`flow/config.mk`:
```
export PLATFORM = sky130hd
export DESIGN_NAME = ALU_TOP
export DESIGN_NICKNAME = ALU_TOP
export VERILOG_FILES = /design/flow/design.v
export SDC_FILE = /design/flow/constraint.sdc
export NUM_CORES = 4
export LEC_CHECK = 0
export CAP_MARGIN = 0
export CORE_MARGIN = 2
export CORE_UTILIZATION = 70
export CTS_CLUSTER_DIAMETER = 339
export MAX_ROUTING_LAYER = met4
export SLEW_MARGIN = 20
```
`flow/run.sh`:
```
#!/bin/bash
# the make line also repeats each setting of config.mk as NAME=value (left out here)
make -C /OpenROAD-flow-scripts/flow DESIGN_CONFIG=/design/flow/config.mk WORK_HOME=/design/flow/orfs CLKGATE_MAP_FILE= finish
```
`flow/constraint.sdc`:
```
create_clock -name core_clock -period 95.1 [get_ports {CLK}]
set_input_delay 19.0200 -clock core_clock [delete_from_list [all_inputs] [get_ports {CLK}]]
set_output_delay 19.0200 -clock core_clock [all_outputs]
set_load 0.01 [all_outputs]
```
`flow/design.v`:
```
module Decoder (
input  wire [1:0] IN ,
output reg  [3:0] OUT
);
always @(*)
  begin
  OUT = 4'b0000 ;
    case (IN)
     2'b00 : OUT = 4'b0001 ;
     2'b01 : OUT = 4'b0010 ;          
     2'b10 : OUT = 4'b0100 ;     
     2'b11 : OUT = 4'b1000 ;     
   endcase
 end 
 endmodule
module ARITHMETIC_UNIT 
#( parameter IN_DATA_WIDTH = 16,
             OUT_DATA_WIDTH = 16
)
(
input  wire [IN_DATA_WIDTH-1:0]   A   ,
input  wire [IN_DATA_WIDTH-1:0]   B   ,
input  wire [1:0]                 ALU_FUNC ,
input  wire                       CLK ,
input  wire                       Arith_enable ,
output reg                        Carry_OUT,
output reg [OUT_DATA_WIDTH-1:0]   Arith_OUT,
output reg                        Arith_Flag
);
reg [OUT_DATA_WIDTH-1:0]  Arith_OUT_comb  ;
reg                       Arith_Flag_comb ;
wire                      Carry_OUT_comb  ;
always @ (posedge CLK)
 begin 
   Arith_OUT <= Arith_OUT_comb ;
   Carry_OUT <= Carry_OUT_comb ;
   Arith_Flag <= Arith_Flag_comb ;
	end
always @ (*)
 begin 
    Arith_OUT_comb = 1'b0 ;
    Arith_Flag_comb = 1'b0 ;
	if(Arith_enable)
      case (ALU_FUNC)
      2'b00 : begin
              Arith_OUT_comb = A + B ;
              Arith_Flag_comb = 1'b1 ;              
		      end
      2'b01 : begin
              Arith_OUT_comb = A - B ;
              Arith_Flag_comb = 1'b1 ;           
		      end
      2'b10 : begin
              Arith_OUT_comb = A * B ;
              Arith_Flag_comb = 1'b1 ;           
		      end
      2'b11 : begin
              Arith_OUT_comb = (B == 0) ? {IN_DATA_WIDTH{1'b1}} : A / B ;   
              Arith_Flag_comb = 1'b1 ;           
		      end
      endcase
	else
	 begin
      Arith_OUT_comb = 'b0 ;
      Arith_Flag_comb = 1'b0 ;
     end
 end
assign Carry_OUT_comb = Arith_OUT_comb [IN_DATA_WIDTH] ;
 endmodule
module LOGIC_UNIT 
#( parameter IN_DATA_WIDTH = 16 ,
             OUT_DATA_WIDTH = 16
)
(
input  wire [IN_DATA_WIDTH-1:0]  A   ,
input  wire [IN_DATA_WIDTH-1:0]  B   ,
input  wire [1:0]                ALU_FUNC ,
input  wire                      CLK ,
input  wire                      Logic_enable ,
output reg [OUT_DATA_WIDTH-1:0]  Logic_OUT,
output reg                       Logic_Flag
);
reg [OUT_DATA_WIDTH-1:0]  Logic_OUT_comb  ;
reg                       Logic_Flag_comb ;
always @ (posedge CLK)
 begin 
   Logic_OUT  <= Logic_OUT_comb ;
   Logic_Flag <= Logic_Flag_comb ;
	end
always @ (*)
 begin 
    Logic_OUT_comb = 1'b0 ;
    Logic_Flag_comb = 1'b0 ;
	if(Logic_enable)
      case (ALU_FUNC)
      2'b00 : begin
              Logic_OUT_comb = A & B ;
              Logic_Flag_comb = 1'b1 ;              
		      end
      2'b01 : begin
              Logic_OUT_comb = A | B ;
              Logic_Flag_comb = 1'b1 ;           
		      end
      2'b10 : begin
              Logic_OUT_comb = ~(A & B) ;
              Logic_Flag_comb = 1'b1 ;           
		      end
      2'b11 : begin
              Logic_OUT_comb = ~(A | B) ;
              Logic_Flag_comb = 1'b1 ;           
		      end
      endcase
	else
	 begin
      Logic_OUT_comb = 1'b0 ;
      Logic_Flag_comb = 1'b0 ;
     end
 end
 endmodule
module SHIFT_UNIT 
#( parameter IN_DATA_WIDTH = 16 ,
             OUT_DATA_WIDTH = 16
)
(
input  wire [IN_DATA_WIDTH-1:0]  A   ,
input  wire [IN_DATA_WIDTH-1:0]  B   ,
input  wire [1:0]                ALU_FUNC ,
input  wire                      CLK ,
input  wire                      Shift_enable ,
output reg  [OUT_DATA_WIDTH-1:0] Shift_OUT,
output reg                       Shift_Flag
);
reg [OUT_DATA_WIDTH-1:0]  Shift_OUT_comb  ;
reg                       Shift_Flag_comb ;
always @ (posedge CLK)
 begin 
   Shift_OUT  <= Shift_OUT_comb ;
   Shift_Flag <= Shift_Flag_comb ;
	end
always @ (*)
 begin 
    Shift_OUT_comb = 1'b0 ;
    Shift_Flag_comb = 1'b0 ;
	if(Shift_enable)
      case (ALU_FUNC)
      2'b00 : begin
              Shift_OUT_comb = A >> 1  ;
              Shift_Flag_comb = 1'b1 ;              
		      end
      2'b01 : begin
              Shift_OUT_comb = A << 1 ;
              Shift_Flag_comb = 1'b1 ;           
		      end
      2'b10 : begin
              Shift_OUT_comb = B >> 1 ;
              Shift_Flag_comb = 1'b1 ;           
		      end
      2'b11 : begin
              Shift_OUT_comb = B << 1 ;
              Shift_Flag_comb = 1'b1 ;           
		      end
      endcase
	else
	 begin
      Shift_OUT_comb = 1'b0 ;
      Shift_Flag_comb = 1'b0 ;
     end
 end
 endmodule
module CMP_UNIT 
#( parameter IN_DATA_WIDTH  = 16,
             OUT_DATA_WIDTH = 16
)
(
input  wire [IN_DATA_WIDTH-1:0]   A   ,
input  wire [IN_DATA_WIDTH-1:0]   B   ,
input  wire [1:0]                 ALU_FUNC ,
input  wire                       CLK ,
input  wire                       CMP_enable ,
output reg  [OUT_DATA_WIDTH-1:0]  CMP_OUT ,
output reg                        CMP_Flag
);
reg [OUT_DATA_WIDTH-1:0]  CMP_OUT_comb  ;
reg                       CMP_Flag_comb ;
always @ (posedge CLK)
 begin 
   CMP_OUT  <= CMP_OUT_comb ;
   CMP_Flag <= CMP_Flag_comb ;
	end
always @ (*)
 begin 
    CMP_OUT_comb = 1'b0 ;
    CMP_Flag_comb = 1'b0 ;
	if(CMP_enable)
      case (ALU_FUNC)
      2'b00 : begin
              CMP_OUT_comb = 'b0  ;
              CMP_Flag_comb = 1'b1 ;              
		      end
      2'b01 : begin
              CMP_Flag_comb = 1'b1 ;  
              if (A==B)
                CMP_OUT_comb = 'b1;
              else
                CMP_OUT_comb = 'b0;			  
		      end
      2'b10 : begin
              CMP_Flag_comb = 1'b1 ;  
              if (A>B)
                CMP_OUT_comb = 'b10;
              else
                CMP_OUT_comb = 'b0;			  
		      end
      2'b11 : begin
              CMP_Flag_comb = 1'b1 ; 
              if (A<B)
                CMP_OUT_comb = 'b11;
              else
                CMP_OUT_comb = 'b0;			  
		      end
      endcase
	else
	 begin
      CMP_OUT_comb = 'b0 ;
      CMP_Flag_comb = 1'b0 ;
     end
 end
 endmodule
module ALU_TOP 
#( parameter OP_DATA_WIDTH = 16 ,
             Arith_OUT_WIDTH = OP_DATA_WIDTH + OP_DATA_WIDTH ,            
             Logic_OUT_WIDTH = OP_DATA_WIDTH ,
             Shift_OUT_WIDTH = OP_DATA_WIDTH ,
             CMP_OUT_WIDTH = 3 
)
(
input  wire [OP_DATA_WIDTH-1:0]    A   ,
input  wire [OP_DATA_WIDTH-1:0]    B   ,
input  wire [3:0]                  ALU_FUNC ,
input  wire                        CLK ,
output wire [Arith_OUT_WIDTH-1:0]  Arith_OUT,
output wire                        Carry_OUT,
output wire                        Arith_Flag,
output wire [Logic_OUT_WIDTH-1:0]  Logic_OUT,
output wire                        Logic_Flag,
output wire [Shift_OUT_WIDTH-1:0]  Shift_OUT,
output wire                        Shift_Flag,
output wire [CMP_OUT_WIDTH-1:0]    CMP_OUT,
output wire                        CMP_Flag
);
wire                  CMP_enable ;
wire                  Shift_enable ;
wire                  Logic_enable ;
wire                  Arith_enable ;
Decoder U0 (
.IN(ALU_FUNC[3:2]),
.OUT({Shift_enable,CMP_enable,Logic_enable,Arith_enable})
);
ARITHMETIC_UNIT # ( .IN_DATA_WIDTH(OP_DATA_WIDTH), .OUT_DATA_WIDTH(Arith_OUT_WIDTH)) U0_ARITHMETIC_UNIT (
.A(A),
.B(B),
.ALU_FUNC(ALU_FUNC[1:0]),
.CLK(CLK),
.Arith_enable(Arith_enable),
.Arith_OUT(Arith_OUT),
.Carry_OUT(Carry_OUT),
.Arith_Flag(Arith_Flag)
);
LOGIC_UNIT # ( .IN_DATA_WIDTH(OP_DATA_WIDTH), .OUT_DATA_WIDTH(Logic_OUT_WIDTH)) U0_LOGIC_UNIT (
.A(A),
.B(B),
.ALU_FUNC(ALU_FUNC[1:0]),
.CLK(CLK),
.Logic_enable(Logic_enable),
.Logic_OUT(Logic_OUT),
.Logic_Flag(Logic_Flag)
);
SHIFT_UNIT # ( .IN_DATA_WIDTH(OP_DATA_WIDTH), .OUT_DATA_WIDTH(Shift_OUT_WIDTH)) U0_SHIFT_UNIT (
.A(A),
.B(B),
.ALU_FUNC(ALU_FUNC[1:0]),
.CLK(CLK),
.Shift_enable(Shift_enable),
.Shift_OUT(Shift_OUT),
.Shift_Flag(Shift_Flag)
);
CMP_UNIT # ( .IN_DATA_WIDTH(OP_DATA_WIDTH), .OUT_DATA_WIDTH(CMP_OUT_WIDTH)) U0_CMP_UNIT (
.A(A),
.B(B),
.ALU_FUNC(ALU_FUNC[1:0]),
.CLK(CLK),
.CMP_enable(CMP_enable),
.CMP_OUT(CMP_OUT),
.CMP_Flag(CMP_Flag)
);
endmodule
```
==> results of run 1 <==
-- routing by layer --
layer,up-vias,share of wire [%]
met4,0,9.8
met1,18186,35
li1,17292,-
met5,-,0
met3,1262,14
met2,3198,41
-- area by class of cell --
type / instances / area, um2
Clock buffer: 9 / 225
Multi-Input combinational cell: 3956 / 32700
Fill cell: 2583 / 5850
Inverter: 359 / 1360
Clock inverter: 7 / 61.3
Sequential cell: 70 / 1400
Timing Repair Buffer: 643 / 5300
Tap cell: 615 / 769
Antenna cell: 16 / 40.0
-- timing repair --
item / 4_1_cts / 5_1_grt
gates cloned: 2 / 3
setup buffers: 127 / 103
resized: 136 / 153
setup endpoints to repair: 1 / 2
pin swaps: 116 / 178
-- metrics by stage --
stage	area [um2]	util, %
floorplan	35200	-
global placement	38300	80.2
detailed placement	38300	80.2
CTS	40200	84.3
global route	41900	87.7
finish	41900	87.7
==> reports/qor.yml, run 1 <==
drc_errors: 0
tool_warnings: 65
gr-total-overflow: 0
whs_ns: 19.22
finalHoldViolations: 0
logic_family: "adder cells"
track_usage_pct: 47.1
cts_buffer_depth: 2
yosysTopAreaCell: "ha_1"
syn_inst: 4529
grt.met2_usage_pct: 71.6
worstMarginPinSlew_ns: 1.20
cp.required_ns: 95.34
grt_max_degree: 47
fa_ha_area_share_pct: 31.7
synth.most_common_cell: "ha_1"
slowest_stage: "a311oi_1"
critPathTopFamily: "AND-OR/OR-AND gates"
fin_setup_tns_ns: -4.43
wire_per_inst_um: 23.6
mux_area_share_pct: 4.67
max_stage_delay_ns: 0.63
finalWirelength_um: 134000
relSlewSlack_pct: 19.4
cp-endpoint: "U0_ARITHMETIC_UNIT.Arith_OUT[0]"
firstDrtPassIters: 12
initCoreUtil_pct: 71.0
cp.depth: 417
cts_tree: "built"
yosysChipArea_um2: 33900
dieArea_um2: 50200
top_area_share_pct: 20.1
netlist_area_um2: 33900
dp_slack_ns: -2.44
grtUsageMet3_pct: 12.7
ys_async_sr_fraction_pct: 0
hold_end: "U0_ARITHMETIC_UNIT.Arith_OUT[14]"
violations: "setup timing"
fin_cells: 5675
yosys_cells: 4529
topCellsByArea: "ha_1 20%, fa_1 12%, nor2_1 5.8%"
min_path_cells: 3
vias_per_cell: 7.04
die_x_um: 224
fp.coreArea_um2: 47700
synthAoiAreaFrac_pct: 25.0
crit_start: "B[15]"
post-route-period-util_pct: 104
area_growth_pct: 23.5
ff_type: "dfxtp_1"
cts_sinks: 70
end_kind: "flop"
antenna_found_initial: 11
ys_types: 129
crit_fanout: 9
setup_viol: 2
dp.cells: 5408
grt_pass1_wl_um: 185000
period_needed_ns: 98.61
cp-start-kind: "primary input"
hold_start: "ALU_FUNC[1]"
dp.final_hpwl_um: 86300
rsz0062_at_grt: "true"
crit_arrival_ns: 98.84
simple_gate_share_pct: 22.4
num_vias: 39938
grt_pass1_vias: 35957
num_rows: 80
synthTopCellsByCount: "546 x ha_1, 525 x nor2_1, 422 x nand2_1, 343 x inv_1, 277 x a21oi_1"
edf_count: 0
root_buffer: "clkbuf_16"
fmax_mhz: 10.1
status: "failed layout checks"
drtAntennaViolNets: 0
drtIter0Drc: 5137
top_level_ports: 109
synth_flop_count: 70
min_path_type: "in -> reg"
cts_buffers: 9
io_buffers: 107
gp_congestion: 1.03
cts_hold_buf: 0
path_buffers: 25
busiest_layer: "met2"
synthXorXnorAreaFrac_pct: 6.01
crit_top_cell: "o21a_1"
cts_max_level: 3
ys_seq_share_pct: 4.13
fin_ws_ns: -3.51
avgSynthCellArea_um2: 7.49
yosys_warnings: 5
drv_cap: 0
cts.clk_slew.worst_paths_ns: 0.07
die_h_um: 224
final-max-slew-violation-count: 0
grtUsageMet1_pct: 55.6
layout.nets: 5818
critical_path_class: "in -> reg"
==> run 2, diff against run 1 <==
Settings changed: ABC_AREA from default to 1, CAP_MARGIN 0 to 5, CORE_UTILIZATION 70 to 72, CTS_CLUSTER_DIAMETER 339 to 355, CTS_CLUSTER_SIZE from default to 36, HOLD_SLACK_MARGIN from default to -0.1, MAX_ROUTING_LAYER met4 to default, PLACE_DENSITY_LB_ADDON from default to 0.2.
Clock period 95.1 ns to 68.1 ns, I/O delays scaled along.
==> reports/qor.yml, run 2 <==
synth.most_common_cell: "nand2_1"
yosys_warnings: 5  # unchanged
syn_inst: 5677  # +25%
dieArea_um2: 51600  # +2.8%
num_rows: 81  # +1.3%
error: "[ERROR DPL-0033] detailed placement checks failed during check placement."
initCoreUtil_pct: 73.1  # +2.1 points
ys_seq_share_pct: 3.91  # -0.22 points
gp_congestion: 1.05  # +2.5%
simple_gate_share_pct: 28.2  # +5.8 points
die_h_um: 227  # +1.4%
ff_type: "dfxtp_1"
status: "aborted with a tool error"
logic_family: "adder cells"
avgSynthCellArea_um2: 6.32  # -16%
fp.coreArea_um2: 49100  # +2.7%
fa_ha_area_share_pct: 30.0  # -1.8 points
topCellsByArea: "ha_1 19%, nand2_1 14%, fa_1 11%"
ys_async_sr_fraction_pct: 0  # unchanged
yosysTopAreaCell: "ha_1"
top_area_share_pct: 19.0  # -1.1 points
top_level_ports: 109  # unchanged
yosys_cells: 5677  # +25%
io_buffers: 107  # unchanged
ys_types: 69  # -47%
synthTopCellsByCount: "1,351 x nand2_1, 1,008 x inv_1, 546 x ha_1, 379 x a21oi_1, 373 x o21ai_0"
synthAoiAreaFrac_pct: 16.4  # -8.6 points
edf_count: 0  # unchanged
mux_area_share_pct: 0.0279  # -4.6 points
haltStage: "detailed placement"
synthXorXnorAreaFrac_pct: 7.57  # +1.6 points
netlist_area_um2: 35900  # +5.7%
synth_flop_count: 70  # unchanged
die_x_um: 227  # +1.4%
yosysChipArea_um2: 35900  # +5.7%
[run 2: stage by stage]
| stage | setup TNS [ns] | setup slack (ns) | instance area, um2 |
|---|---|---|---|
| after floorplan | -80.62 | -20.14 | 37200 |
| after global placement | -50.95 | -14.60 | 48200 |
==> run 3, diff against run 2 <==
Settings changed: ABC_AREA 1 to default, CAP_MARGIN 5 to 20, CORE_UTILIZATION 72 to 68, CTS_CLUSTER_DIAMETER 355 to default, CTS_CLUSTER_SIZE 36 to default, HOLD_SLACK_MARGIN -0.1 to default, MAX_ROUTING_LAYER from default to met4, PLACE_DENSITY_LB_ADDON 0.2 to default.
Clock period 68.1 ns to 95.7 ns, I/O delays scaled along.
==> reports/qor.yml, run 3 <==
crit_start: "B[15]"
drtAntennaViolNets: 0
synthXorXnorAreaFrac_pct: 6.01  # -1.6 points
cts_buffer_depth: 2
num_vias: 37773
critical_path_class: "in -> reg"
gr-total-overflow: 0
yosys_cells: 4529  # -20%
cp-start-kind: "primary input"
track_usage_pct: 45.4
syn_inst: 4529  # -20%
mux_area_share_pct: 4.67  # +4.6 points
netlist_area_um2: 33900  # -5.4%
crit_fanout: 8
cp-endpoint: "U0_ARITHMETIC_UNIT.Arith_OUT[0]"
path_buffers: 26
drv_cap: 0
io_buffers: 107  # unchanged
cp.required_ns: 95.93
synthTopCellsByCount: "546 x ha_1, 525 x nor2_1, 422 x nand2_1, 343 x inv_1, 277 x a21oi_1"
drtIter0Drc: 3496
finalWirelength_um: 122000
wire_per_inst_um: 21.7
grt_max_degree: 58
area_growth_pct: 21.4
min_path_cells: 2
fa_ha_area_share_pct: 31.7  # +1.8 points
layout.nets: 5725
die_x_um: 227  # about the same
status: "failed layout checks"
synth_flop_count: 70  # unchanged
fin_ws_ns: -1.67
root_buffer: "clkbuf_16"
top_area_share_pct: 20.1  # +1.1 points
dp.cells: 5436
fin_util_pct: 83.9
min_path_type: "in -> reg"
violations: "setup timing"
firstDrtPassIters: 6
cts.clk_slew.worst_paths_ns: 0.06
die_h_um: 227  # about the same
dieArea_um2: 51700  # +0.13%
simple_gate_share_pct: 22.4  # -5.8 points
hold_start: "ALU_FUNC[0]"
cts_tree: "built"
period_needed_ns: 97.37
setup_viol: 1
crit_arrival_ns: 97.60
topCellsByArea: "ha_1 20%, fa_1 12%, nor2_1 5.8%"
yosysTopAreaCell: "ha_1"
worstMarginPinSlew_ns: 1.16
ys_seq_share_pct: 4.13  # +0.22 points
finalHoldViolations: 0
avgSynthCellArea_um2: 7.49  # +19%
end_kind: "flop"
regArea_um2: 1400
fp.coreArea_um2: 49100  # unchanged
vias_per_cell: 6.72
grt_pass1_vias: 35277
fillers: 3207
max_stage_delay_ns: 0.56
fmax_mhz: 10.3
cts_buffers: 9
post-route-period-util_pct: 102
combGateArea_um2: 32700
ys_async_sr_fraction_pct: 0  # unchanged
ys_types: 129  # +87%
tool_warnings: 65
hold_end: "U0_CMP_UNIT.CMP_OUT[0]"
relSlewSlack_pct: 22.7
yosys_warnings: 5  # unchanged
crit_top_cell: "o21a_1"
initCoreUtil_pct: 69.1  # -4.0 points
synth.most_common_cell: "ha_1"
top_level_ports: 109  # unchanged
cts_max_level: 3
synthAoiAreaFrac_pct: 25.0  # +8.6 points
critPathTopFamily: "AND-OR/OR-AND gates"
rsz0062_at_grt: "true"
yosysChipArea_um2: 33900  # -5.4%
dp.final_hpwl_um: 87200
ff_type: "dfxtp_1"
gp_congestion: 1.05  # -0.58%
drc_errors: 0
edf_count: 0  # unchanged
grt_pass1_wl_um: 182000
num_rows: 81  # unchanged
final-max-slew-violation-count: 0
cts_sinks: 70
antenna_found_initial: 5
logic_family: "adder cells"
fin_cells: 5620
cp.depth: 421
slowest_stage: "or4_4"
-- run 3: repair_timing --
item	in CTS	in global routing
gates cloned	2	2
setup endpoints to repair	1	2
buffers inserted	76	84
resized	97	192
pin swaps	90	170
hold buffers	0	0
-- run 3: area by class of cell --
type	count	share of cell area, %
clock buffer	9	0.547
antenna	5	0.0304
timing repair buffer	551	11.1
clock inverter	7	0.149
sequential	70	3.40
inverter	359	3.31
multi-input combinational	3955	79.4
tap	664	2.02
-- run 3: through the flow --
step / TNS (ns) / worst slack [ns] / hold slack (ns) / cell area (um2)
6_report: -1.67 / -1.67 / 19.27 / 41200
4_1_cts: 0 / 0.00811 / 19.27 / 39500
3_5_place_dp: -2.03 / -2.03 / 19.64 / 38200
3_3_place_gp: -0.799 / -0.799 / 19.64 / 38200
5_1_grt: -7.91 / -5.24 / 19.30 / 41200
2_1_floorplan: -2.38 / -2.38 / 19.23 / 35100
-- run 3: layer usage --
| layer | up-vias | global-route usage (%) | share of wire (%) |
|---|---|---|---|
| met4 | 0 | 26.0 | 7.3 |
| met1 | 17654 | 54.8 | 38 |
| met5 | - | - | 0 |
| met2 | 2339 | 70.1 | 43 |
| met3 | 679 | 9.90 | 11 |
| li1 | 17101 | - | - |
==> run 4, diff against run 3 <==
Settings changed: ABC_AREA from default to 1, CORE_UTILIZATION 68 to 64, CTS_CLUSTER_DIAMETER from default to 247, CTS_CLUSTER_SIZE from default to 99, MAX_ROUTING_LAYER met4 to default, PLACE_DENSITY from default to 0.39, TNS_END_PERCENT from default to 10.
Clock period 95.7 ns to 57.0 ns, I/O delays scaled along.
==> reports/qor.yml, run 4 <==
synthTopCellsByCount: "1,351 x nand2_1, 1,008 x inv_1, 546 x ha_1, 379 x a21oi_1, 373 x o21ai_0"
cts_buffers: 9  # unchanged
mux_area_share_pct: 0.0279  # -4.6 points
ff_type: "dfxtp_1"
synth.most_common_cell: "nand2_1"
dp.cells: 7771  # +43%
edf_count: 0  # unchanged
haltStage: "global routing"
avgSynthCellArea_um2: 6.32  # -16%
error: "[ERROR GRT-0116] Global routing finished with congestion. Check the congestion regions in the DRC Viewer."
synthAoiAreaFrac_pct: 16.4  # -8.6 points
ys_types: 69  # -47%
yosys_cells: 5677  # +25%
dieArea_um2: 57900  # +12%
top_area_share_pct: 19.0  # -1.1 points
topCellsByArea: "ha_1 19%, nand2_1 14%, fa_1 11%"
placed_cell_area_um2: 48200  # +26%
ys_async_sr_fraction_pct: 0  # unchanged
yosysTopAreaCell: "ha_1"
ys_seq_share_pct: 3.91  # -0.22 points
logic_family: "adder cells"
cts_max_level: 3  # unchanged
yosys_warnings: 5  # unchanged
synthXorXnorAreaFrac_pct: 7.57  # +1.6 points
cts_sinks: 70  # unchanged
top_level_ports: 109  # unchanged
fa_ha_area_share_pct: 30.0  # -1.8 points
gp_congestion: 1.01  # -3.7%
initCoreUtil_pct: 65.0  # -4.2 points
io_buffers: 107  # unchanged
simple_gate_share_pct: 28.2  # +5.8 points
fp.coreArea_um2: 55200  # +13%
die_x_um: 241  # +5.9%
cts_buffer_depth: 2  # unchanged
root_buffer: "clkbuf_16"
gr-total-overflow: 31
cts_hold_buf: 0  # unchanged
track_usage_pct: 76.1
status: "aborted with a tool error"
num_rows: 86  # +6.2%
syn_inst: 5677  # +25%
netlist_area_um2: 35900  # +5.7%
yosysChipArea_um2: 35900  # +5.7%
synth_flop_count: 70  # unchanged
dp.final_hpwl_um: 107000  # +22%
die_h_um: 241  # +5.9%
run 4: stage by stage:
stage / setup WS [ns] / hold WS (ns)
floorplan: -30.06 / 11.48
global placement: -23.32 / 12.07
detailed placement: -28.30 / 12.09
CTS: -24.94 / 11.71
run 4: what timing repair did:
item / CTS
cloned: 4
resized: 178
pin swaps: 208
setup buffers: 274
endpoints found under the setup margin: 10
run 4: per-layer routing:
layer / GRT overflow / GRT usage [%]
met1: 0 / 74.7
met2: 13 / 92.8
met3: 0 / 61.2
met4: 18 / 77.3
met5: 0 / 35.5
==> run 5, diff against run 4 <==
Settings changed: ABC_AREA 1 to default, CORE_UTILIZATION 64 to 57, CTS_CLUSTER_DIAMETER 247 to default, CTS_CLUSTER_SIZE 99 to default, PLACE_DENSITY 0.39 to default, TNS_END_PERCENT 10 to default.
Clock period 57.0 ns to 58.9 ns, I/O delays scaled along.
==> reports/qor.yml, run 5 <==
cts_tree: "built"
ys_async_sr_fraction_pct: 0  # unchanged
simple_gate_share_pct: 22.4  # -5.8 points
top_area_share_pct: 20.1  # +1.1 points
die_x_um: 248  # +3.0%
crit_top_cell: "o21a_1"
fin_ws_ns: -31.27
netlist_area_um2: 33900  # -5.4%
grt_max_degree: 60
topCellsByArea: "ha_1 20%, fa_1 12%, nor2_1 5.8%"
hold_start: "ALU_FUNC[0]"
drtIter0Drc: 4619
root_buffer: "clkbuf_16"
cts_sinks: 70  # unchanged
top_level_ports: 109  # unchanged
cp-start-kind: "primary input"
fin_cells: 7012
fmax_mhz: 11.1
area_growth_pct: 52.3
finalHoldViolations: 0
cts_max_level: 3  # unchanged
critPathTopFamily: "AND-OR/OR-AND gates"
fin_area_um2: 51700
violations: "setup timing"
ys_types: 129  # +87%
placed_cell_area_um2: 46600  # -3.3%
fillers: 3192
crit_start: "B[14]"
synthXorXnorAreaFrac_pct: 6.01  # -1.6 points
yosysChipArea_um2: 33900  # -5.4%
crit_arrival_ns: 90.40
slowest_stage: "or4_4"
syn_inst: 4529  # -20%
cts_buffers: 9  # unchanged
post-route-period-util_pct: 153
die_h_um: 248  # +3.0%
cp.depth: 425
layout.nets: 7007
yosys_cells: 4529  # -20%
drtAntennaViolNets: 0
dp.cells: 6614  # -15%
initCoreUtil_pct: 57.6  # -7.4 points
hold_end: "U0_CMP_UNIT.CMP_OUT[0]"
crit_fanout: 6
gr-total-overflow: 0
cp-endpoint: "U0_ARITHMETIC_UNIT.Arith_OUT[0]"
yosys_warnings: 5  # unchanged
num_rows: 89  # +3.5%
max_stage_delay_ns: 0.54
track_usage_pct: 45.6
rsz0062_at_grt: "true"
grt_pass1_wl_um: 222000
cp.required_ns: 59.14
grt_pass1_vias: 42061
relSlewSlack_pct: 30.3
antenna_found_initial: 9
setup_viol: 8
period_needed_ns: 90.17
path_buffers: 28
cts_buffer_depth: 2  # unchanged
vias_per_cell: 6.43
fp.coreArea_um2: 58900  # +6.7%
fa_ha_area_share_pct: 31.7  # +1.8 points
combGateArea_um2: 33300
synthTopCellsByCount: "546 x ha_1, 525 x nor2_1, 422 x nand2_1, 343 x inv_1, 277 x a21oi_1"
dp.final_hpwl_um: 101000  # -5.0%
avgSynthCellArea_um2: 7.49  # +19%
cts.clk_slew.worst_paths_ns: 0.07
num_vias: 45111
final-max-slew-violation-count: 0
gp_congestion: 1.03  # +1.7%
logic_family: "adder cells"
yosysTopAreaCell: "ha_1"
end_kind: "flop"
synth.most_common_cell: "ha_1"
status: "failed layout checks"
min_path_cells: 2
drc_errors: 0
synth_flop_count: 70  # unchanged
dp_slack_ns: -29.40  # -1.09 ns
finalWirelength_um: 159000
ff_type: "dfxtp_1"
firstDrtPassIters: 8
mux_area_share_pct: 4.67  # +4.6 points
min_path_type: "in -> reg"
tool_warnings: 66
io_buffers: 107  # unchanged
edf_count: 0  # unchanged
drv_cap: 0
dieArea_um2: 61500  # +6.1%
synthAoiAreaFrac_pct: 25.0  # +8.6 points
critical_path_class: "in -> reg"
regArea_um2: 1400
worstMarginPinSlew_ns: 1.04
wire_per_inst_um: 22.7
ys_seq_share_pct: 4.13  # +0.22 points
[run 5: per-layer routing]
| layer | GRT usage [%] | part of all wire [%] |
|---|---|---|
| met3 | 11.4 | 12 |
| met4 | 28.4 | 9.8 |
| met1 | 53.6 | 35 |
| met5 | 0 | 0.062 |
| met2 | 74.4 | 43 |
[run 5: cell type report]
class,instances,area share (%)
sequential,70,2.71
antenna,6,0.0291
clock inverter,7,0.119
clock buffer,9,0.436
timing repair buffer,1833,27.8
tap,773,1.87
multi-input combinational,3955,64.4
inverter,359,2.64
[run 5: what timing repair did]
| item | 4_1_cts | 5_1_grt |
|---|---|---|
| pin swaps | 127 | 199 |
| buffers inserted | 230 | 148 |
| cloned | 3 | 0 |
| hold buffers | 0 | 0 |
| endpoints found under the setup margin | 8 | 9 |
| gates resized | 189 | 211 |
[run 5: through the flow]
stage / setup TNS [ns] / hold WS (ns) / utilization, %
after CTS: -117.01 / 11.88 / 84.2
after floorplan: -146.63 / 11.87 / -
after global placement: -117.71 / 12.24 / 79.2
after detailed placement: -132.00 / 12.25 / 79.2
final: -148.33 / 11.89 / 87.7
after global routing: -163.47 / 11.91 / 87.7
==> run 6, diff against run 5 <==
Settings changed: CORE_UTILIZATION 57 to 71, CTS_CLUSTER_DIAMETER from default to 112, CTS_CLUSTER_SIZE from default to 38, HOLD_SLACK_MARGIN from default to -0.08, MIN_ROUTING_LAYER from default to met1, PLACE_DENSITY_LB_ADDON from default to 0.06, SETUP_SLACK_MARGIN from default to 3.55, TNS_END_PERCENT from default to 80.
Clock period 58.9 ns to 100.0 ns, I/O delays scaled along.
==> reports/qor.yml, run 6 <==
cp-endpoint: "U0_ARITHMETIC_UNIT.Arith_OUT[0]"
vias_per_cell: 7.05  # +9.5%
final-max-slew-violation-count: 0  # unchanged
top_level_ports: 109  # unchanged
grt_max_degree: 55  # -8.3%
critical_path_class: "in -> reg"
drtAntennaViolNets: 0  # unchanged
synth_flop_count: 70  # unchanged
synthTopCellsByCount: "546 x ha_1, 525 x nor2_1, 422 x nand2_1, 343 x inv_1, 277 x a21oi_1"
dp.final_hpwl_um: 86300  # -15%
cts_max_level: 3  # unchanged
area_growth_pct: 21.6
gp_congestion: 1.01  # -1.7%
syn_inst: 4529  # unchanged
cts_buffer_depth: 2  # unchanged
io_buffers: 107  # unchanged
ff_type: "dfxtp_1"
grt_pass1_vias: 35519  # -16%
ys_async_sr_fraction_pct: 0  # unchanged
ys_seq_share_pct: 4.13  # unchanged
crit_start: "B[9]"
dp_slack_ns: -2.60  # +26.80 ns
drv_cap: 0  # unchanged
cts_buffers: 9  # unchanged
min_path_type: "in -> reg"
period_needed_ns: 100.61
end_kind: "flop"
die_h_um: 223  # -10%
synth.most_common_cell: "ha_1"
post-route-period-util_pct: 101  # -52 points
gr-total-overflow: 0  # unchanged
yosys_cells: 4529  # unchanged
relSlewSlack_pct: 18.1  # -12 points
drc_errors: 0  # unchanged
top_area_share_pct: 20.1  # unchanged
grt_pass1_wl_um: 185000  # -17%
cp-start-kind: "primary input"
grtUsageMet1_pct: 57.1  # +3.5 points
cts_tree: "built"
dieArea_um2: 49500  # -19%
min_path_cells: 2  # unchanged
fin_ws_ns: -0.613  # +30.65 ns
cts.clk_slew.worst_paths_ns: 0.07  # about the same
wire_per_inst_um: 23.4  # +2.9%
worstMarginPinSlew_ns: 1.22  # +0.175 ns
netlist_area_um2: 33900  # unchanged
initCoreUtil_pct: 71.5  # +14 points
ys_types: 129  # unchanged
layout.nets: 5715  # -18%
whs_ns: 20.16  # +8.27 ns
yosys_warnings: 5  # unchanged
synthXorXnorAreaFrac_pct: 6.01  # unchanged
crit_arrival_ns: 100.83  # +10.43 ns
simple_gate_share_pct: 22.4  # unchanged
cp.required_ns: 100.22  # +41.08 ns
root_buffer: "clkbuf_16"
logic_family: "adder cells"
track_usage_pct: 46.1  # +0.50 points
crit_top_cell: "o21a_1"
slowest_stage: "or4_4"
yosysChipArea_um2: 33900  # unchanged
tool_warnings: 64  # -3.0%
hold_end: "U0_SHIFT_UNIT.Shift_OUT[15]"
critPathTopFamily: "AND-OR/OR-AND gates"
num_vias: 39170  # -13%
fmax_mhz: 9.94
synthAoiAreaFrac_pct: 25.0  # unchanged
finalHoldViolations: 0  # unchanged
setup_viol: 1  # -7
crit_fanout: 11  # +5
max_stage_delay_ns: 0.60  # +0.06 ns
violations: "setup timing"
grtUsageMet3_pct: 12.0  # +0.63 points
die_x_um: 223  # -10%
cts_sinks: 70  # unchanged
firstDrtPassIters: 8  # unchanged
num_rows: 80  # -10%
drtIter0Drc: 4847  # +4.9%
status: "failed layout checks"
topCellsByArea: "ha_1 20%, fa_1 12%, nor2_1 5.8%"
mux_area_share_pct: 4.67  # unchanged
cp.depth: 418  # -1.6%
busiest_layer: "met2"
rsz0062_at_grt: "true"
finalWirelength_um: 130000  # -18%
fa_ha_area_share_pct: 31.7  # unchanged
grt.met2_usage_pct: 72.6  # -1.8 points
avgSynthCellArea_um2: 7.49  # unchanged
yosysTopAreaCell: "ha_1"
antenna_found_initial: 2  # -7
edf_count: 0  # unchanged
path_buffers: 24  # -14%
fp.coreArea_um2: 47400  # -19%
hold_start: "ALU_FUNC[0]"
==> run 6: per-stage QoR <==
stage	cells	utilization [%]	cell area [um2]	TNS (ns)
6_report	5559	86.9	41200	-0.613
5_1_grt	5556	86.9	41200	-5.04
4_1_cts	5430	83.0	39400	0
3_5_place_dp	5291	78.8	37400	-2.60
3_3_place_gp	5291	78.8	37400	-0.476
2_1_floorplan	4545	-	35200	0
==> run 6: area by class of cell <==
type | count | area [um2]
clock inverters | 7 | 62.6
diodes | 3 | 7.51
fillers | 2753 | 6210
repair buffers | 535 | 4370
clock buffers | 9 | 225
well taps | 615 | 769
multi-input cells | 3960 | 33000
repair inverters | 1 | 3.75
inverters | 359 | 1360
flip-flops and latches | 70 | 1400
==> run 6: metal layers <==
layer	wire length, um	share of wire [%]
met1	46500	36
met2	54400	42
met3	17400	13
met4	11700	9.0
met5	0	0
==> run 6: timing repair <==
action,in CTS,in global routing
setup endpoints to repair,2,3
gates cloned,6,2
hold buffers,0,0
pin swaps,115,173
gates resized,152,168
buffers inserted,117,124
==> run 7, diff against run 6 <==
Settings changed: ABC_AREA from default to 1, CORE_ASPECT_RATIO from default to 0.69, CORE_UTILIZATION 71 to 72, CTS_CLUSTER_DIAMETER 112 to 247, CTS_CLUSTER_SIZE 38 to 99, HOLD_SLACK_MARGIN -0.08 to default, MIN_ROUTING_LAYER met1 to default, PLACE_DENSITY from default to 0.39, PLACE_DENSITY_LB_ADDON 0.06 to default, SETUP_SLACK_MARGIN 3.55 to default, TNS_END_PERCENT 80 to default.
Clock period 100.0 ns to 93.9 ns, I/O delays scaled along.
==> reports/qor.yml, run 7 <==
ys_async_sr_fraction_pct: 0  # unchanged
synth_flop_count: 70  # unchanged
status: "aborted with a tool error"
netlist_area_um2: 35900  # +5.7%
logic_family: "adder cells"
mux_area_share_pct: 0.0279  # -4.6 points
die_x_um: 273  # +23%
gp_congestion: 1.14  # +13%
top_level_ports: 109  # unchanged
simple_gate_share_pct: 28.2  # +5.8 points
cts_buffer_depth: 2  # unchanged
ff_type: "dfxtp_1"
placed_cell_area_um2: 39500  # +5.6%
cts_buffers: 9  # unchanged
avgSynthCellArea_um2: 6.32  # -16%
cts_sinks: 70  # unchanged
yosys_cells: 5677  # +25%
cts_max_level: 3  # unchanged
fp.coreArea_um2: 48900  # +3.0%
num_rows: 67  # -16%
fa_ha_area_share_pct: 30.0  # -1.8 points
cts_hold_buf: 0  # unchanged
initCoreUtil_pct: 73.4  # +1.9 points
synthAoiAreaFrac_pct: 16.4  # -8.6 points
io_buffers: 107  # unchanged
synthXorXnorAreaFrac_pct: 7.57  # +1.6 points
haltStage: "global routing"
ys_seq_share_pct: 3.91  # -0.22 points
root_buffer: "clkbuf_16"
die_h_um: 189  # -15%
dieArea_um2: 51600  # +4.3%
synthTopCellsByCount: "1,351 x nand2_1, 1,008 x inv_1, 546 x ha_1, 379 x a21oi_1, 373 x o21ai_0"
yosysChipArea_um2: 35900  # +5.7%
yosysTopAreaCell: "ha_1"
synth.most_common_cell: "nand2_1"
dp.final_hpwl_um: 91500  # +6.0%
ys_types: 69  # -47%
top_area_share_pct: 19.0  # -1.1 points
edf_count: 0  # unchanged
yosys_warnings: 5  # unchanged
topCellsByArea: "ha_1 19%, nand2_1 14%, fa_1 11%"
syn_inst: 5677  # +25%
run 7: through the flow:
stage               instances  setup slack, ns
floorplan                5693           -0.537
global placement         6534           -0.342
detailed placement       6534            -3.86
CTS                      6578           0.0116
run 7: timing repair:
| action | 4_1_cts |
|---|---|
| endpoints found under the setup margin | 2 |
| gates cloned | 5 |
| resized | 44 |
| setup buffers | 23 |
| pin swaps | 23 |
==> run 8, diff against run 7 <==
Settings changed: CELL_PAD_IN_SITES_DETAIL_PLACEMENT from default to 0, CORE_ASPECT_RATIO 0.69 to 1.53, CORE_MARGIN 2 to 7, CORE_UTILIZATION 72 to 46, CTS_CLUSTER_DIAMETER 247 to 129, CTS_CLUSTER_SIZE 99 to 86, GPL_TIMING_DRIVEN from default to 0, MAX_ROUTING_LAYER from default to met4, MIN_ROUTING_LAYER from default to met2, PLACE_DENSITY 0.39 to 0.55, SETUP_SLACK_MARGIN from default to -0.86, SLEW_MARGIN 20 to 35, TNS_END_PERCENT from default to 90.
Clock period 93.9 ns to 105.0 ns, I/O delays scaled along.
==> reports/qor.yml, run 8 <==
status: "complete, no violations"
drv_cap: 0
min_path_type: "in -> reg"
cts_tree: "built"
synth_flop_count: 70  # unchanged
synthAoiAreaFrac_pct: 16.4  # unchanged
root_buffer: "clkbuf_16"
initCoreUtil_pct: 46.5  # -27 points
cts_buffer_depth: 2  # unchanged
final-max-slew-violation-count: 0
fin_util_pct: 55.4
firstDrtPassIters: 54
finalWirelength_um: 129000
fa_ha_area_share_pct: 30.0  # unchanged
cp-endpoint: "U0_ARITHMETIC_UNIT.Arith_OUT[0]"
grt_pass1_wl_um: 197000
synthTopCellsByCount: "1,351 x nand2_1, 1,008 x inv_1, 546 x ha_1, 379 x a21oi_1, 373 x o21ai_0"
logic_family: "adder cells"
min_path_cells: 3
cts_hold_buf: 0  # unchanged
edf_count: 0  # unchanged
fillers: 7980
crit_top_cell: "nand2_1"
cp.depth: 665
crit_fanout: 22
die_h_um: 359  # +90%
yosys_cells: 5677  # unchanged
top_area_share_pct: 19.0  # unchanged
worstMarginPinSlew_ns: 1.04
top_level_ports: 109  # unchanged
io_buffers: 107  # unchanged
wl_met2_um: 66000
setup_viol: 0
hold_end: "U0_SHIFT_UNIT.Shift_OUT[14]"
critical_path_class: "in -> reg"
dp.final_hpwl_um: 99700  # +9.0%
area_growth_pct: 19.1
num_rows: 126  # +88%
num_vias: 52424
ff_type: "dfxtp_1"
hold_start: "A[15]"
max_stage_delay_ns: 0.40
tool_warnings: 61
slowest_stage: "a221oi_2"
cts_max_level: 3  # unchanged
fin_cells: 7067
syn_inst: 5677  # unchanged
cp-start-kind: "primary input"
finalHoldViolations: 0
path_buffers: 175
critPathTopFamily: "AND-OR/OR-AND gates"
yosysTopAreaCell: "ha_1"
vias_per_cell: 7.42
ys_types: 69  # unchanged
cts_sinks: 70  # unchanged
wl_met1_um: 0
yosysChipArea_um2: 35900  # unchanged
crit_start: "A[2]"
end_kind: "flop"
track_usage_pct: 45.1
dp.cells: 6829  # +4.5%
grt_max_degree: 36
antenna_found_initial: 0
die_x_um: 240  # -12%
netlist_area_um2: 35900  # unchanged
gr-total-overflow: 0
drtAntennaViolNets: 0
gp_congestion: 1.04  # -8.4%
synthXorXnorAreaFrac_pct: 7.57  # unchanged
layout.nets: 6810
crit_arrival_ns: 100.69
ys_async_sr_fraction_pct: 0  # unchanged
wire_per_inst_um: 18.3
synth.most_common_cell: "nand2_1"
drc_errors: 0
period_needed_ns: 100.46
dieArea_um2: 86200  # +67%
top_layer: "met4"
simple_gate_share_pct: 28.2  # unchanged
ys_seq_share_pct: 3.91  # unchanged
topCellsByArea: "ha_1 19%, nand2_1 14%, fa_1 11%"
post-route-period-util_pct: 95.7
cts_buffers: 9  # unchanged
fmax_mhz: 9.95
cts.clk_slew.worst_paths_ns: 0.10
wl_met3_um: 45900
mux_area_share_pct: 0.0279  # unchanged
cp.required_ns: 105.23
relSlewSlack_pct: 30.5
drtIter0Drc: 10715
grt_pass1_vias: 52418
avgSynthCellArea_um2: 6.32  # unchanged
fp.coreArea_um2: 77100  # +58%
yosys_warnings: 5  # unchanged
[run 8: timing repair]
item                       CTS  global route
setup endpoints to repair    5             3
resized                    404           369
pin swaps                   78           200
cloned                       2             4
buffers inserted            67           174
[run 8: layout make-up]
class                           instances  area (um2)  share of cell area [%]
Inverter                             1094        4260                    9.97
Timing Repair inverter                  3        28.8                  0.0674
Antenna cell                            7        17.5                  0.0410
Sequential cell                        70        1400                    3.28
Clock inverter                          7        61.3                   0.144
Multi-Input combinational cell       4354       31400                    73.5
Buffer                                146        1060                    2.49
Timing Repair Buffer                  353        2990                    6.99
Tap cell                             1024        1280                    3.00
Clock buffer                            9         225                   0.527
[run 8: stage by stage]
step                setup slack, ns  instance area [um2]  hold WS (ns)  TNS, ns
floorplan                     0.118                35900         21.08        0
finish                         4.54                42700         21.07        0
global route                  -1.60                42700         21.06    -1.60
CTS                          -0.835                40200         21.23   -0.835
global placement             -21.01                38300         21.63   -68.83
detailed placement           -21.22                38400         21.63   -69.53
[run 8: routing by layer]
| metal | vias up | GRT usage, % |
|---|---|---|
| met5 | - | - |
| met4 | 0 | 9.54 |
| met3 | 1692 | 52.9 |
| met2 | 12908 | 56.5 |
| met1 | 19110 | - |
| li1 | 18714 | - |
==> run 9, diff against run 8 <==
Settings changed: CELL_PAD_IN_SITES_DETAIL_PLACEMENT 0 to default, CELL_PAD_IN_SITES_GLOBAL_PLACEMENT from default to 0, CORE_ASPECT_RATIO 1.53 to 0.67, CORE_MARGIN 7 to 8, CORE_UTILIZATION 46 to 43, CTS_CLUSTER_DIAMETER 129 to default, CTS_CLUSTER_SIZE 86 to 70, GPL_ROUTABILITY_DRIVEN from default to 0, MAX_ROUTING_LAYER met4 to default, MIN_ROUTING_LAYER met2 to default, PLACE_DENSITY 0.55 to 0.82, SETUP_SLACK_MARGIN -0.86 to default, SLEW_MARGIN 35 to 20, TNS_END_PERCENT 90 to default.
Clock period 105.0 ns to 156.0 ns, I/O delays scaled along.
==> reports/qor.yml, run 9 <==
period_needed_ns: 137.44
drtIter0Drc: 4840  # -55%
critical_path_class: "in -> reg"
yosys_warnings: 5  # unchanged
wire_per_inst_um: 16.6  # -9.4%
min_path_cells: 3  # unchanged
worstMarginPinSlew_ns: 1.09  # +0.0487 ns
cts_max_level: 3  # unchanged
cts_sinks: 70  # unchanged
fin_cells: 6926  # -2.0%
placed_cell_area_um2: 38500  # +0.21%
dp.cells: 6905  # +1.1%
fin_area_um2: 38800  # -9.1%
relSlewSlack_pct: 27.2  # -3.2 points
post_cts_resized: 0  # -100%
dieArea_um2: 93100  # +8.0%
ys_async_sr_fraction_pct: 0  # unchanged
cts_buffer_depth: 2  # unchanged
mux_area_share_pct: 0.0279  # unchanged
firstDrtPassIters: 9  # -83%
antenna_found_initial: 12  # +12
logic_family: "adder cells"
yosys_cells: 5677  # unchanged
finalHoldViolations: 0  # unchanged
io_buffers: 107  # unchanged
ys_types: 69  # unchanged
cp-start-kind: "primary input"
critPathTopFamily: "AND-OR/OR-AND gates"
grt_max_degree: 38  # +5.6%
initCoreUtil_pct: 43.5  # -3.0 points
yosysTopAreaCell: "ha_1"
top_area_share_pct: 19.0  # unchanged
cts_hold_buf: 0  # unchanged
layout.nets: 6595  # -3.2%
min_path_type: "in -> reg"
die_h_um: 252  # -30%
cts.clk_slew.worst_paths_ns: 0.07  # -0.03 ns
ff_type: "dfxtp_1"
top_level_ports: 109  # unchanged
cts_buffers: 9  # unchanged
cp.required_ns: 156.25  # +51.02 ns
topCellsByArea: "ha_1 19%, nand2_1 14%, fa_1 11%"
crit_start: "B[5]"
cp.depth: 667  # +0.30%
tool_warnings: 61  # unchanged
status: "complete, no violations"
drv_cap: 0  # unchanged
vias_per_cell: 5.54  # -25%
synthTopCellsByCount: "1,351 x nand2_1, 1,008 x inv_1, 546 x ha_1, 379 x a21oi_1, 373 x o21ai_0"
cts_setup_buffers: 0  # -100%
drtAntennaViolNets: 0  # unchanged
rsz0062_at_grt: "false"
synthXorXnorAreaFrac_pct: 7.57  # unchanged
crit_top_cell: "nand2_1"
syn_inst: 5677  # unchanged
hold_start: "ALU_FUNC[3]"
yosysChipArea_um2: 35900  # unchanged
gr-total-overflow: 0  # unchanged
crit_fanout: 32  # +45%
grt_pass1_wl_um: 184000  # -6.1%
netlist_area_um2: 35900  # unchanged
final-max-slew-violation-count: 0  # unchanged
root_buffer: "clkbuf_16"
drc_errors: 0  # unchanged
num_rows: 86  # -32%
edf_count: 0  # unchanged
track_usage_pct: 23.8  # -21 points
fa_ha_area_share_pct: 30.0  # unchanged
cts_tree: "built"
synthAoiAreaFrac_pct: 16.4  # unchanged
fmax_mhz: 7.28
max_stage_delay_ns: 0.84  # +0.44 ns
avgSynthCellArea_um2: 6.32  # unchanged
area_growth_pct: 8.21
cp-endpoint: "U0_ARITHMETIC_UNIT.Arith_OUT[0]"
setup_viol: 0  # unchanged
die_x_um: 369  # +54%
hold_end: "U0_CMP_UNIT.CMP_Flag"
fp.coreArea_um2: 82400  # +6.9%
synth_flop_count: 70  # unchanged
ys_seq_share_pct: 3.91  # unchanged
num_vias: 38340  # -27%
fin_setup_tns_ns: 0  # unchanged
path_buffers: 185  # +5.7%
post-route-period-util_pct: 88.1  # -7.6 points
finalWirelength_um: 115000  # -11%
dp.final_hpwl_um: 95800  # -3.9%
simple_gate_share_pct: 28.2  # unchanged
crit_arrival_ns: 137.69  # +37.00 ns
slowest_stage: "inv_2"
fillers: 8175  # +2.4%
end_kind: "flop"
synth.most_common_cell: "nand2_1"
grt_pass1_vias: 35799  # -32%
## run 9: cell type report
cell class              instances  area, um2  share of cell area [%]
multi-input cells            4352      29500                    76.1
clock buffers                   9        225                   0.580
inverters                    1094       4120                    10.6
clock inverters                 7       77.6                   0.200
well taps                    1100       1380                    3.55
repair buffers                112       1190                    3.08
plain buffers                 177        860                    2.21
diodes                          5       12.5                  0.0322
flip-flops and latches         70       1400                    3.61
## run 9: metal layers
layer,wire [um],global-route usage (%),vias up
met1,50100,33.3,17533
met5,213,1.19,-
met2,44000,34.1,2103
met3,17300,8.78,293
li1,-,-,18397
met4,3160,5.91,14
## run 9: metrics by stage
stage / util [%] / hold WS (ns) / worst slack, ns
final: 47.1 / 31.60 / 18.56
after global routing: 47.1 / 31.56 / 7.70
after floorplan: - / 31.28 / 40.92
after CTS: 47.1 / 31.53 / 21.34
after global placement: 46.6 / 31.94 / 24.62
after detailed placement: 46.7 / 31.94 / 21.30
==> run 10, diff against run 9 <==
Settings changed: ABC_AREA 1 to default, CELL_PAD_IN_SITES_GLOBAL_PLACEMENT 0 to default, CORE_ASPECT_RATIO 0.67 to default, CORE_MARGIN 8 to 2, CORE_UTILIZATION 43 to 72, CTS_CLUSTER_SIZE 70 to default, GPL_ROUTABILITY_DRIVEN 0 to default, GPL_TIMING_DRIVEN 0 to default, PLACE_DENSITY 0.82 to default, PLACE_DENSITY_LB_ADDON from default to 0.26.
Clock period 156.0 ns to 76.3 ns, I/O delays scaled along.
==> reports/qor.yml, run 10 <==
status: "aborted with a tool error"
haltStage: "detailed placement"
error: "[ERROR DPL-0033] detailed placement checks failed during check placement."
ys_seq_share_pct: 4.13  # +0.22 points
initCoreUtil_pct: 72.8  # +29 points
fp.coreArea_um2: 46600  # -44%
ys_async_sr_fraction_pct: 0  # unchanged
synth.most_common_cell: "ha_1"
yosys_warnings: 5  # unchanged
top_area_share_pct: 20.1  # +1.1 points
num_rows: 79  # -8.1%
synthXorXnorAreaFrac_pct: 6.01  # -1.6 points
fa_ha_area_share_pct: 31.7  # +1.8 points
synthTopCellsByCount: "546 x ha_1, 525 x nor2_1, 422 x nand2_1, 343 x inv_1, 277 x a21oi_1"
logic_family: "adder cells"
simple_gate_share_pct: 22.4  # -5.8 points
avgSynthCellArea_um2: 7.49  # +19%
io_buffers: 107  # unchanged
netlist_area_um2: 33900  # -5.4%
yosys_cells: 4529  # -20%
ff_type: "dfxtp_1"
gp_congestion: 1.08
edf_count: 0  # unchanged
mux_area_share_pct: 4.67  # +4.6 points
ys_types: 129  # +87%
topCellsByArea: "ha_1 20%, fa_1 12%, nor2_1 5.8%"
top_level_ports: 109  # unchanged
synth_flop_count: 70  # unchanged
yosysTopAreaCell: "ha_1"
dieArea_um2: 48900  # -48%
die_h_um: 221  # -12%
synthAoiAreaFrac_pct: 25.0  # +8.6 points
die_x_um: 221  # -40%
syn_inst: 4529  # -20%
yosysChipArea_um2: 33900  # -5.4%
[run 10: metrics by stage]
step	cell area (um2)	hold slack [ns]	worst slack [ns]
2_1_floorplan	35400	15.35	-17.36
3_3_place_gp	45900	15.76	-12.76
==> run 11, diff against run 10 <==
Settings changed: ABC_AREA from default to 1, CAP_MARGIN 20 to 40, CTS_CLUSTER_DIAMETER from default to 395, CTS_CLUSTER_SIZE from default to 98, PLACE_DENSITY_LB_ADDON 0.26 to 0.0, TNS_END_PERCENT from default to 5.
Clock period 76.3 ns to 122.0 ns, I/O delays scaled along.
==> reports/qor.yml, run 11 <==
wire_per_inst_um: 16.9
crit_fanout: 29
top_area_share_pct: 19.0  # -1.1 points
drtIter0Drc: 3134
path_buffers: 145
synthTopCellsByCount: "1,351 x nand2_1, 1,008 x inv_1, 546 x ha_1, 379 x a21oi_1, 373 x o21ai_0"
cp-endpoint: "U0_ARITHMETIC_UNIT.Arith_OUT[0]"
grt_pass1_wl_um: 171000
layout.nets: 6526
logic_family: "adder cells"
final-max-slew-violation-count: 0
cts_tree: "built"
crit_top_cell: "nand2_1"
io_buffers: 107  # unchanged
ys_types: 69  # -47%
max_stage_delay_ns: 0.41
slowest_stage: "clkdlybuf4s50_1"
yosysChipArea_um2: 35900  # +5.7%
die_x_um: 227  # +2.8%
end_kind: "flop"
drc_errors: 0
gp_congestion: 1.03  # -4.4%
cp-start-kind: "primary input"
drv_cap: 0
cp.depth: 636
grt_pass1_vias: 34325
crit_start: "B[12]"
antenna_found_initial: 5
num_vias: 37336
die_h_um: 227  # +2.8%
grt_max_degree: 38
tool_warnings: 61
fillers: 3966
cts_buffer_depth: 2
ys_seq_share_pct: 3.91  # -0.22 points
critPathTopFamily: "AND-OR/OR-AND gates"
synthAoiAreaFrac_pct: 16.4  # -8.6 points
initCoreUtil_pct: 73.1  # +0.26 points
relSlewSlack_pct: 43.0
fa_ha_area_share_pct: 30.0  # -1.8 points
avgSynthCellArea_um2: 6.32  # -16%
area_growth_pct: 6.91
vias_per_cell: 5.82
hold_end: "U0_CMP_UNIT.CMP_Flag"
min_path_cells: 3
ff_type: "dfxtp_1"
fmax_mhz: 8.95
top_level_ports: 109  # unchanged
synthXorXnorAreaFrac_pct: 7.57  # +1.6 points
cts.clk_slew.worst_paths_ns: 0.08
track_usage_pct: 41.3
fp.coreArea_um2: 49100  # +5.4%
yosys_cells: 5677  # +25%
finalWirelength_um: 109000
synth.most_common_cell: "nand2_1"
drtAntennaViolNets: 0
cts_max_level: 3
firstDrtPassIters: 6
critical_path_class: "in -> reg"
synth_flop_count: 70  # unchanged
status: "complete, no violations"
worstMarginPinSlew_ns: 0.853
hold_start: "ALU_FUNC[3]"
fin_util_pct: 78.2
root_buffer: "clkbuf_16"
yosys_warnings: 5  # unchanged
gr-total-overflow: 0
cp.required_ns: 122.25
min_path_type: "in -> reg"
fin_setup_tns_ns: 0
setup_viol: 0
ys_async_sr_fraction_pct: 0  # unchanged
post-route-period-util_pct: 91.6
crit_arrival_ns: 111.96
dieArea_um2: 51600  # +5.6%
num_rows: 81  # +2.5%
edf_count: 0  # unchanged
simple_gate_share_pct: 28.2  # +5.8 points
yosysTopAreaCell: "ha_1"
syn_inst: 5677  # +25%
finalHoldViolations: 0
cts_sinks: 70
mux_area_share_pct: 0.0279  # -4.6 points
netlist_area_um2: 35900  # +5.7%
period_needed_ns: 111.70
dp.final_hpwl_um: 81900
topCellsByArea: "ha_1 19%, nand2_1 14%, fa_1 11%"
cts_buffers: 9
## run 11: routing by layer
layer | GRT usage (%) | part of all wire, %
met1 | 52.4 | 40
met2 | 66.4 | 43
met3 | 9.05 | 11
met5 | 0 | 0.023
met4 | 20.2 | 5.6
## run 11: final cells by class
cell class / count / area (um2) / area share, %
diodes: 3 / 7.51 / 0.0196
inverters: 1094 / 4170 / 10.9
clock inverters: 7 / 63.8 / 0.166
clock buffers: 9 / 225 / 0.587
flip-flops and latches: 70 / 1400 / 3.66
well taps: 664 / 831 / 2.17
multi-input cells: 4362 / 29800 / 77.7
repair inverters: 6 / 35.0 / 0.0914
repair buffers: 204 / 1830 / 4.76
## run 11: stage by stage
| stage | hold WS, ns | instance area [um2] | setup WS [ns] | std cells |
|---|---|---|---|---|
| floorplan | 24.48 | 35900 | 13.72 | 5693 |
| global placement | 25.05 | 37400 | 7.33 | 6345 |
| detailed placement | 25.03 | 37500 | 2.86 | 6351 |
| CTS | 24.64 | 37700 | 3.00 | 6367 |
| global route | 24.69 | 38300 | -0.393 | 6416 |
| finish | 24.64 | 38300 | 10.30 | 6419 |
## run 11: timing repair
item / in CTS / in global routing
hold buffers: 0 / 0
gates resized: 0 / 74
endpoints found under the setup margin: 0 / 4
endpoints found under the hold margin: 0 / 0
setup buffers: 0 / 33
==> run 12, diff against run 11 <==
Settings changed: ABC_AREA 1 to default, CAP_MARGIN 40 to 20, CORE_UTILIZATION 72 to 57, CTS_CLUSTER_DIAMETER 395 to default, CTS_CLUSTER_SIZE 98 to default, PLACE_DENSITY_LB_ADDON 0.0 to default, TNS_END_PERCENT 5 to default.
Clock period 122.0 ns to 70.1 ns, I/O delays scaled along.
==> reports/qor.yml, run 12 <==
cp.required_ns: 70.31  # -51.94 ns
area_growth_pct: 47.3
crit_start: "B[0]"
fmax_mhz: 11.2
relSlewSlack_pct: 28.6  # -14 points
syn_inst: 4529  # -20%
synthXorXnorAreaFrac_pct: 6.01  # -1.6 points
cts_tree: "built"
fin_cells: 6862  # +6.9%
cts_hold_buf: 0  # unchanged
rsz0062_at_grt: "true"
mux_area_share_pct: 4.67  # +4.6 points
period_needed_ns: 89.65
grt_pass1_wl_um: 210000  # +23%
layout.nets: 6859  # +5.1%
netlist_area_um2: 33900  # -5.4%
dp.final_hpwl_um: 101000  # +24%
cp.depth: 428  # -33%
track_usage_pct: 42.8  # +1.5 points
firstDrtPassIters: 7  # +1
cp-endpoint: "U0_ARITHMETIC_UNIT.Arith_OUT[0]"
slowest_stage: "clkdlybuf4s50_1"
yosys_cells: 4529  # -20%
hold_start: "ALU_FUNC[0]"
status: "failed layout checks"
edf_count: 0  # unchanged
setup_viol: 6  # +6
synth_flop_count: 70  # unchanged
path_buffers: 47  # -68%
drtIter0Drc: 3505  # +12%
drc_errors: 0  # unchanged
max_stage_delay_ns: 0.53  # +0.12 ns
crit_top_cell: "o21a_1"
root_buffer: "clkbuf_16"
top_level_ports: 109  # unchanged
ys_async_sr_fraction_pct: 0  # unchanged
ff_type: "dfxtp_1"
cp-start-kind: "primary input"
hold_end: "U0_SHIFT_UNIT.Shift_OUT[15]"
cts_max_level: 3  # unchanged
avgSynthCellArea_um2: 7.49  # +19%
end_kind: "flop"
yosysTopAreaCell: "ha_1"
critPathTopFamily: "AND-OR/OR-AND gates"
vias_per_cell: 6.13  # +5.4%
die_x_um: 248  # +9.1%
gp_congestion: 0.974  # -5.2%
drtAntennaViolNets: 0  # unchanged
cts.clk_slew.worst_paths_ns: 0.08  # about the same
finalWirelength_um: 139000  # +28%
drv_cap: 0  # unchanged
synthTopCellsByCount: "546 x ha_1, 525 x nor2_1, 422 x nand2_1, 343 x inv_1, 277 x a21oi_1"
synthAoiAreaFrac_pct: 25.0  # +8.6 points
gr-total-overflow: 0  # unchanged
dp.cells: 6590  # +3.8%
yosysChipArea_um2: 33900  # -5.4%
fin_setup_tns_ns: -64.32  # -64.32 ns
critical_path_class: "in -> reg"
whs_ns: 14.09  # -10.55 ns
simple_gate_share_pct: 22.4  # -5.8 points
tool_warnings: 66  # +8.2%
fin_util_pct: 84.8  # +6.7 points
grt_max_degree: 66  # +74%
num_vias: 42087  # +13%
worstMarginPinSlew_ns: 1.07  # +0.213 ns
cts_buffers: 9  # unchanged
grt_pass1_vias: 40648  # +18%
post-route-period-util_pct: 128  # +36 points
violations: "setup timing"
fillers: 3604  # -9.1%
ys_types: 129  # +87%
antenna_found_initial: 4  # -1
num_rows: 89  # +9.9%
finalHoldViolations: 0  # unchanged
final-max-slew-violation-count: 0  # unchanged
top_area_share_pct: 20.1  # +1.1 points
fin_ws_ns: -19.55  # -29.85 ns
min_path_cells: 2  # -1
fa_ha_area_share_pct: 31.7  # +1.8 points
io_buffers: 107  # unchanged
ys_seq_share_pct: 4.13  # +0.22 points
cts_sinks: 70  # unchanged
logic_family: "adder cells"
wire_per_inst_um: 20.3  # +20%
initCoreUtil_pct: 57.6  # -16 points
dieArea_um2: 61500  # +19%
crit_arrival_ns: 89.86  # -22.10 ns
synth.most_common_cell: "ha_1"
crit_fanout: 6  # -79%
min_path_type: "in -> reg"
fp.coreArea_um2: 58900  # +20%
topCellsByArea: "ha_1 20%, fa_1 12%, nor2_1 5.8%"
die_h_um: 248  # +9.1%
yosys_warnings: 5  # unchanged
cts_buffer_depth: 2  # unchanged
## run 12: layout make-up
cell class / count / area (um2) / area share, %
tap: 773 / 967 / 1.94
multi-input combinational: 3956 / 32800 / 65.7
timing repair buffer: 1684 / 13100 / 26.3
clock inverter: 7 / 61.3 / 0.123
antenna: 4 / 10.0 / 0.0200
inverter: 359 / 1360 / 2.73
sequential: 70 / 1400 / 2.80
clock buffer: 9 / 225 / 0.451
## run 12: per-stage QoR
step | setup slack, ns | area (um2)
floorplan | -22.32 | 35500
global placement | -18.57 | 46400
detailed placement | -20.38 | 46400
CTS | -18.08 | 48900
global route | -23.12 | 50000
finish | -19.55 | 50000
## run 12: timing repair
item / in CTS / in global routing
gates resized: 176 / 108
buffers inserted: 174 / 77
cloned: 4 / 0
pin swaps: 121 / 76
setup endpoints to repair: 6 / 6
## run 12: metal layers
| layer | wire (um) | vias up | GRT usage [%] |
|---|---|---|---|
| li1 | - | 19364 | - |
| met4 | 10500 | 4 | 25.2 |
| met2 | 63200 | 2178 | 70.8 |
| met5 | 86 | - | 0 |
| met1 | 52500 | 19814 | 51.3 |
| met3 | 13200 | 727 | 8.77 |
